==> run a: inputs <==
Design top, start of the top module:
module top (
    input         clk,
    input         reset,
    output [31:0] PC,
    input  [31:0] Instr,
    output        MemWrite,
    output [31:0] DataAdr,
    output [31:0] WriteData,
    input  [31:0] ReadData
);
clock: 8.48 ns
lec_check: 0
cap_margin: 20
core_margin: 2
core_utilization: 58
max_routing_layer: met4
place_density: 0.6
setup_slack_margin: -0.5
slew_margin: 20
run.sh (not shown) runs the stock make flow with config.mk's settings and CLKGATE_MAP_FILE=.
==> inputs of run b, as changes to run a <==
==> flow/config.mk (replaced) <==
export PLATFORM = sky130hd
export DESIGN_NAME = top
export DESIGN_NICKNAME = top
export VERILOG_FILES = /design/flow/design.v
export SDC_FILE = /design/flow/constraint.sdc
export NUM_CORES = 4
export LEC_CHECK = 0
export ABC_AREA = 1
export CAP_MARGIN = 25
export CELL_PAD_IN_SITES_DETAIL_PLACEMENT = 2
export CORE_MARGIN = 8
export CORE_UTILIZATION = 40
export CTS_CLUSTER_DIAMETER = 155
export CTS_CLUSTER_SIZE = 79
export GPL_TIMING_DRIVEN = 0
export HOLD_SLACK_MARGIN = 0.28
export SETUP_SLACK_MARGIN = 5
export SLEW_MARGIN = 20
==> flow/constraint.sdc (replaced) <==
create_clock -name core_clock -period 16.7 [get_ports {clk}]
set_input_delay 3.3400 -clock core_clock [delete_from_list [all_inputs] [get_ports {clk}]]
set_output_delay 3.3400 -clock core_clock [all_outputs]
set_load 0.01 [all_outputs]
==> inputs of run c, as changes to run a <==
--- a/flow/config.mk
+++ b/flow/config.mk
@@ -9,6 +9,3 @@
 export CORE_MARGIN = 2
-export CORE_UTILIZATION = 58
-export MAX_ROUTING_LAYER = met4
-export PLACE_DENSITY = 0.6
-export SETUP_SLACK_MARGIN = -0.5
+export CORE_UTILIZATION = 57
 export SLEW_MARGIN = 20
==> flow/constraint.sdc (replaced) <==
create_clock -name core_clock -period 5.63 [get_ports {clk}]
set_input_delay 1.1260 -clock core_clock [delete_from_list [all_inputs] [get_ports {clk}]]
set_output_delay 1.1260 -clock core_clock [all_outputs]
set_load 0.01 [all_outputs]
==> results.yml <==
# physical design summary
run_status:
  status: "did not finish"
  stop_stage: "global routing (5_1_grt)"
  stop_error: "[ERROR GRT-0232] Routing congestion too high. Check the congestion heatmap in the GUI."
floorplanning:
  die-height_um: 311
  die_w_um: 311
logic_synthesis:
  simple_gate_share: 0.254
  async_reset_ff_frac: 0.0657
  synth_top_area_share: 0.443
clocking:
  cts.repair.resized: 771
placed_design:
  detailed_place_hpwl_um: 184000
(the above is from run b)
==> results.yml <==
# implementation run metrics
run_status:
  status: "finished with violations"
  check.faults: "negative setup slack"
pwr:
  p_per_area_nw_per_um2: 384
floorplanning:
  die-height_um: 249
  die_w_um: 249
clocking:
  cts.repair.resized: 322
logic_synthesis:
  simple_gate_share: 0.115
  synth_top_area_share: 0.444
timing:
  setup_ws_ps: -2370
  finalSetupViolCount: 517
(the above is from run c)
==> results.yml <==
# implementation run metrics
logic_synthesis:
  simple_gate_share: 0.115
  synth_top_area_share: 0.444
  async_reset_ff_frac: 0.0665
timing:
  finalSetupViolCount: 27
  setup_ws_ps: -1100
floorplanning:
  die_w_um: 247
  die-height_um: 247
run_status:
  check.faults: "negative setup slack"
  status: "finished with violations"
placed_design:
  detailed_place_hpwl_um: 116000
routing:
  wl_met3_um: 31100
clocking:
  cts.repair.resized: 134
(the above is from run a)

---

==> run M: inputs <==
==> flow/design.v <==
module mux #(parameter N = 32)(
    input  wire [N-1:0] a,
    input  wire [N-1:0] b,
    input  wire sel,
    output reg  [N-1:0] y
);
    always @(*) begin
        y = sel ? b : a;
    end
endmodule
module Extender(
    input  [23:0] Instr,
    input  [1:0]  ImmSrc,
    output reg [31:0] ExtImm
);
    always @(*) begin
        case (ImmSrc)
            2'b00: ExtImm = {24'b0, Instr[7:0]};
            2'b01: ExtImm = {20'b0, Instr[11:0]};
            2'b10: ExtImm = {{6{Instr[23]}}, Instr, 2'b00};
            default: ExtImm = 32'b0;
        endcase
    end
endmodule
module alu (
    input  [31:0] A,   
    input  [31:0] B,    
    input  [1:0]  ALUControl,
    output reg  [31:0] Result,
    output reg         N,     
    output reg         Z,     
    output reg         C,     
    output reg         V      
);
     reg [32:0] temp;
  always @(*) begin
   temp = 33'd0;
   case( ALUControl)
    2'b00: begin
     temp = {1'b0, A} + {1'b0, B};
     Result = A+B;
    end
    2'b01: begin
     temp = {1'b0, A} - {1'b0, B};
     Result = A-B;
    end
    2'b10: begin
     Result = A & B;
    end
    2'b11: begin
     Result = A | B;
    end
   endcase
    C = ~ALUControl[1] & temp[32];
    V =  ~(A[31]^B[31]^ALUControl[0]) & (A[31]^Result[31])&~ALUControl[1];
    N =  Result[31];
    Z = (Result==0);
  end
endmodule
module Register_file(
    input         clk,
    input         WE3,           
    input  [3:0]  A1,            
    input  [3:0]  A2,            
    input  [3:0]  A3,            
    input  [31:0] R15,           
    input  [31:0] WD3,           
    output [31:0] RD1,           
    output [31:0] RD2            
);
    reg [31:0] rf[0:15];
    integer i;
    assign RD1 = (A1 == 4'd15) ? R15 : rf[A1];
    assign RD2 = (A2 == 4'd15) ? R15 : rf[A2];
    always @(posedge clk) begin
        if (WE3 && (A3 != 4'd15)) begin
            rf[A3] <= WD3;
        end
    end
endmodule
module Datapath(
    input         clk,
    input         reset,
    input         PCSrc,
    input         MemtoReg,
    input         MemWrite,
    input         ALUSrc,
    input  [1:0]  ALUControl,
    input  [1:0]  ImmSrc,
    input         RegWrite,
    input  [1:0]  RegSrc,
    input  [31:0] Instr,
    input  [31:0] ReadData,
    output [31:0] PC,
    output [31:0] ALUResult,
    output [31:0] WriteData,
    output [31:0] SrcA,
    output [31:0] SrcB,
    output [31:0] ExtImm,
    output [31:0] RD1,
    output [31:0] RD2,
    output        N,
    output        Z,
    output        C,
    output        V
);
    wire [31:0] PCNext, PCPlus4, PCPlus8;
    wire [31:0] Result;
    wire [31:0] RD;
    wire [3:0] RA1, RA2;
    reg [31:0] PCReg;
    assign PC = PCReg;
    always @(posedge clk or posedge reset) begin
        if(reset) PCReg<=0;
        else PCReg <= PCNext;
    end
    assign PCPlus4 = PC + 32'd4;
    assign PCPlus8 = PC + 32'd8;
    assign RD = Instr;
    mux #(.N(4)) muxA (
        .a(RD[19:16]),
        .b(4'b1111),
        .sel(RegSrc[0]),
        .y(RA1)
    );
    mux #(.N(4)) muxB (
        .a(RD[3:0]),
        .b(RD[15:12]),
        .sel(RegSrc[1]),
        .y(RA2)
    );
    Register_file rf (
        .clk(clk),
        .WE3(RegWrite),
        .A1(RA1),
        .A2(RA2),
        .A3(RD[15:12]),
        .R15(PCPlus8),
        .WD3(Result),
        .RD1(RD1),
        .RD2(RD2)
    );
    assign SrcA = RD1;
    assign WriteData = RD2;
    Extender ext (
        .Instr(RD[23:0]),
        .ImmSrc(ImmSrc),
        .ExtImm(ExtImm)
    );
    mux #(.N(32)) muxSrcB (
        .a(RD2),
        .b(ExtImm),
        .sel(ALUSrc),
        .y(SrcB)
    );
    alu ALU_inst (
        .A(SrcA),
        .B(SrcB),
        .ALUControl(ALUControl),
        .Result(ALUResult),
        .N(N),
        .Z(Z),
        .C(C),
        .V(V)
    );
    mux #(.N(32)) muxResult (
        .a(ALUResult),
        .b(ReadData),
        .sel(MemtoReg),
        .y(Result)
    );
    mux #(.N(32)) muxPC (
        .a(PCPlus4),
        .b(Result),
        .sel(PCSrc),
        .y(PCNext)
    );
endmodule
module Condition_Check(
  input  [3:0] Cond,
  input        N, Z, C, V,
  output reg   CondEx
);
  always @(*) begin
    case(Cond)
      4'b0000: CondEx = Z;                     
      4'b0001: CondEx = ~Z;                    
      4'b0010: CondEx = C;                     
      4'b0011: CondEx = ~C;                    
      4'b0100: CondEx = N;                     
      4'b0101: CondEx = ~N;                    
      4'b0110: CondEx = V;                     
      4'b0111: CondEx = ~V;                    
      4'b1000: CondEx = C & ~Z;                
      4'b1001: CondEx = (~C) | Z;              
      4'b1010: CondEx = ~(N ^ V);              
      4'b1011: CondEx =  (N ^ V);              
      4'b1100: CondEx = (~Z) & ~(N ^ V);       
      4'b1101: CondEx = Z | (N ^ V);           
      4'b1110: CondEx = 1'b1;                  
      default: CondEx = 1'bx;
    endcase
  end
endmodule
module Decoder (
    input  [1:0] Op,
    input  [5:0] Funct,
    input  [3:0] Rd,
    output [1:0] FlagW,
    output       PCS,
    output       RegW,
    output       MemW,
    output       MemtoReg,
    output       ALUSrc,
    output [1:0] ImmSrc,
    output [1:0] RegSrc,
    output [1:0] ALUControl
);
    reg  [9:0] controls;
    reg  [1:0] FlagW_r;
    reg  [1:0] ALUControl_r;
    wire Branch;
    wire ALUOp;
    assign FlagW      = FlagW_r;
    assign ALUControl = ALUControl_r;
    always @(*) begin
        case (Op)
            2'b00: begin
                if (Funct[5])        
                    controls = 10'b0000101001;
                else                 
                    controls = 10'b0000001001;
            end
            2'b01: begin
                if (Funct[0])        
                    controls = 10'b0001111000;
                else                 
                    controls = 10'b1001110100;
            end
            2'b10: begin
                controls = 10'b0110100010;
            end
            default: begin
                controls = 10'b0000000000;
            end
        endcase
    end
    assign { RegSrc,
             ImmSrc,
             ALUSrc,
             MemtoReg,
             RegW,
             MemW,
             Branch,
             ALUOp } = controls;
    always @(*) begin
        if (ALUOp) begin
            case (Funct[4:1])
                4'b0100: ALUControl_r = 2'b00;  
                4'b0010: ALUControl_r = 2'b01;  
                4'b0000: ALUControl_r = 2'b10;  
                4'b1100: ALUControl_r = 2'b11;  
                default: ALUControl_r = 2'b00;
            endcase
            FlagW_r[1] = Funct[0];
            FlagW_r[0] = Funct[0] &
                        ((ALUControl_r == 2'b00) |
                         (ALUControl_r == 2'b01));
        end
        else begin
            ALUControl_r = 2'b00;
            FlagW_r      = 2'b00;
        end
    end
    assign PCS = ((Rd == 4'b1111) & RegW) | Branch;
endmodule
module Control_Unit(
   input clk,
   input reset,
   input [3:0]Rd,
   input  [1:0] Op,
   input  [5:0] Funct,
   input  [3:0] Cond,
   input  N, Z, C, V,
   output         PCSrc,
   output         MemtoReg,
   output         MemWrite,
   output  [1:0]  ALUControl,
   output  [1:0]  ImmSrc,
   output         RegWrite,
   output         ALUSrc,
   output  [1:0]  RegSrc
    );
    wire PCS;
    wire RegW;
    wire MemW;
    wire CondEx;
    wire [1:0] FlagW;
    wire [1:0] FlagWrite;
    reg N_reg, Z_reg, C_reg, V_reg;
    assign FlagWrite = FlagW & {CondEx, CondEx};
   assign PCSrc = PCS & CondEx;
   assign RegWrite = RegW & CondEx;
   assign MemWrite = MemW & CondEx;
    always @(posedge clk or posedge reset) begin
    if (reset) begin
        N_reg <= 1'b0;
        Z_reg <= 1'b0;
        C_reg <= 1'b0;
        V_reg <= 1'b0;
    end else begin
        if (FlagWrite[1]) begin
            N_reg <= N;
            Z_reg <= Z;
        end
        if (FlagWrite[0]) begin
            C_reg <= C;
            V_reg <= V;
        end
    end
end
    Decoder decoder(
        .Rd(Rd),
        .Op(Op),
        .Funct(Funct),
        .PCS(PCS),
        .RegW(RegW),
        .MemW(MemW),
        .MemtoReg(MemtoReg),
        .ALUSrc(ALUSrc),
        .ImmSrc(ImmSrc),
        .RegSrc(RegSrc),
        .ALUControl(ALUControl),
        .FlagW(FlagW)
    );
    Condition_Check cond_check(
        .Cond(Cond),
        .N(N_reg), .Z(Z_reg), .C(C_reg), .V(V_reg),
        .CondEx(CondEx)
    );
endmodule
module top (
    input         clk,
    input         reset,
    output [31:0] PC,
    input  [31:0] Instr,
    output        MemWrite,
    output [31:0] DataAdr,
    output [31:0] WriteData,
    input  [31:0] ReadData
);
    wire        PCSrc;
    wire        MemtoReg;
    wire [1:0]  ALUControl;
    wire [1:0]  ImmSrc;
    wire        RegWrite;
    wire        ALUSrc;
    wire [1:0]  RegSrc;
    wire [31:0] ALUResult;
    wire [31:0] SrcA, SrcB, ExtImm;
    wire [31:0] RD1, RD2;
    wire N, Z, C, V;
    assign DataAdr = ALUResult;
    wire [3:0]  Cond;
    wire [1:0]  Op;
    wire [5:0]  Funct;
    wire [3:0]  Rd;
    Datapath datapath_inst (
        .clk(clk),
        .reset(reset),
        .PCSrc(PCSrc),
        .MemtoReg(MemtoReg),
        .MemWrite(MemWrite),
        .ALUSrc(ALUSrc),
        .ALUControl(ALUControl),
        .ImmSrc(ImmSrc),
        .RegWrite(RegWrite),
        .RegSrc(RegSrc),
        .Instr(Instr),
        .N(N), .Z(Z), .C(C), .V(V),
        .PC(PC),
        .ALUResult(ALUResult),
        .WriteData(WriteData),
        .ReadData(ReadData),
        .SrcA(SrcA),
        .SrcB(SrcB),
        .ExtImm(ExtImm),
        .RD1(RD1),
        .RD2(RD2)
    );
    assign Cond  = Instr[31:28];
    assign Op    = Instr[27:26];
    assign Funct = { Instr[25], Instr[24:21], Instr[20] };  
    assign Rd    = Instr[15:12];
    Control_Unit control_inst (
        .clk(clk),
        .reset(reset),
        .Rd(Rd),
        .Op(Op),
        .Funct(Funct),
        .Cond(Cond),
        .N(N), .Z(Z), .C(C), .V(V),
        .PCSrc(PCSrc),
        .MemtoReg(MemtoReg),
        .MemWrite(MemWrite),
        .ALUControl(ALUControl),
        .ImmSrc(ImmSrc),
        .RegWrite(RegWrite),
        .ALUSrc(ALUSrc),
        .RegSrc(RegSrc)
    );
endmodule
==> flow/run.sh <==
#!/bin/bash
# the make line also repeats each setting of config.mk as NAME=value (left out here)
make -C /OpenROAD-flow-scripts/flow DESIGN_CONFIG=/design/flow/config.mk WORK_HOME=/design/flow/orfs CLKGATE_MAP_FILE= finish
==> flow/config.mk <==
export PLATFORM = sky130hd
export DESIGN_NAME = top
export DESIGN_NICKNAME = top
export VERILOG_FILES = /design/flow/design.v
export SDC_FILE = /design/flow/constraint.sdc
export NUM_CORES = 4
export LEC_CHECK = 0
export CAP_MARGIN = 20
export CORE_MARGIN = 2
export CORE_UTILIZATION = 57
export PLACE_DENSITY = 0.6
export SETUP_SLACK_MARGIN = 5
export SLEW_MARGIN = 20
==> flow/constraint.sdc <==
create_clock -name core_clock -period 12.7 [get_ports {clk}]
set_input_delay 2.5400 -clock core_clock [delete_from_list [all_inputs] [get_ports {clk}]]
set_output_delay 2.5400 -clock core_clock [all_outputs]
set_load 0.01 [all_outputs]
==> run P (differences from run M) <==
--- a/flow/config.mk
+++ b/flow/config.mk
@@ -9,5 +9,5 @@
 export CORE_MARGIN = 2
-export CORE_UTILIZATION = 57
-export PLACE_DENSITY = 0.6
-export SETUP_SLACK_MARGIN = 5
+export CORE_UTILIZATION = 58
+export MAX_ROUTING_LAYER = met4
+export SETUP_SLACK_MARGIN = 0.94
 export SLEW_MARGIN = 20
==> flow/constraint.sdc (replaced) <==
create_clock -name core_clock -period 5.79 [get_ports {clk}]
set_input_delay 1.1580 -clock core_clock [delete_from_list [all_inputs] [get_ports {clk}]]
set_output_delay 1.1580 -clock core_clock [all_outputs]
set_load 0.01 [all_outputs]
==> comparison <==
Run P finished but fails on negative setup slack. Run M produced a clean layout.
Utilization: run P is higher than run M (7.0 points).
Against run M, the sequential power of run P is higher by about 110%.
In run P the global-route usage is higher than in run M, by 5.8 points.
Between run P and run M, the lower non-clock buffer count is in run M (gap 589).
Power figures rest on the tool's default switching activity, not on a simulated workload.
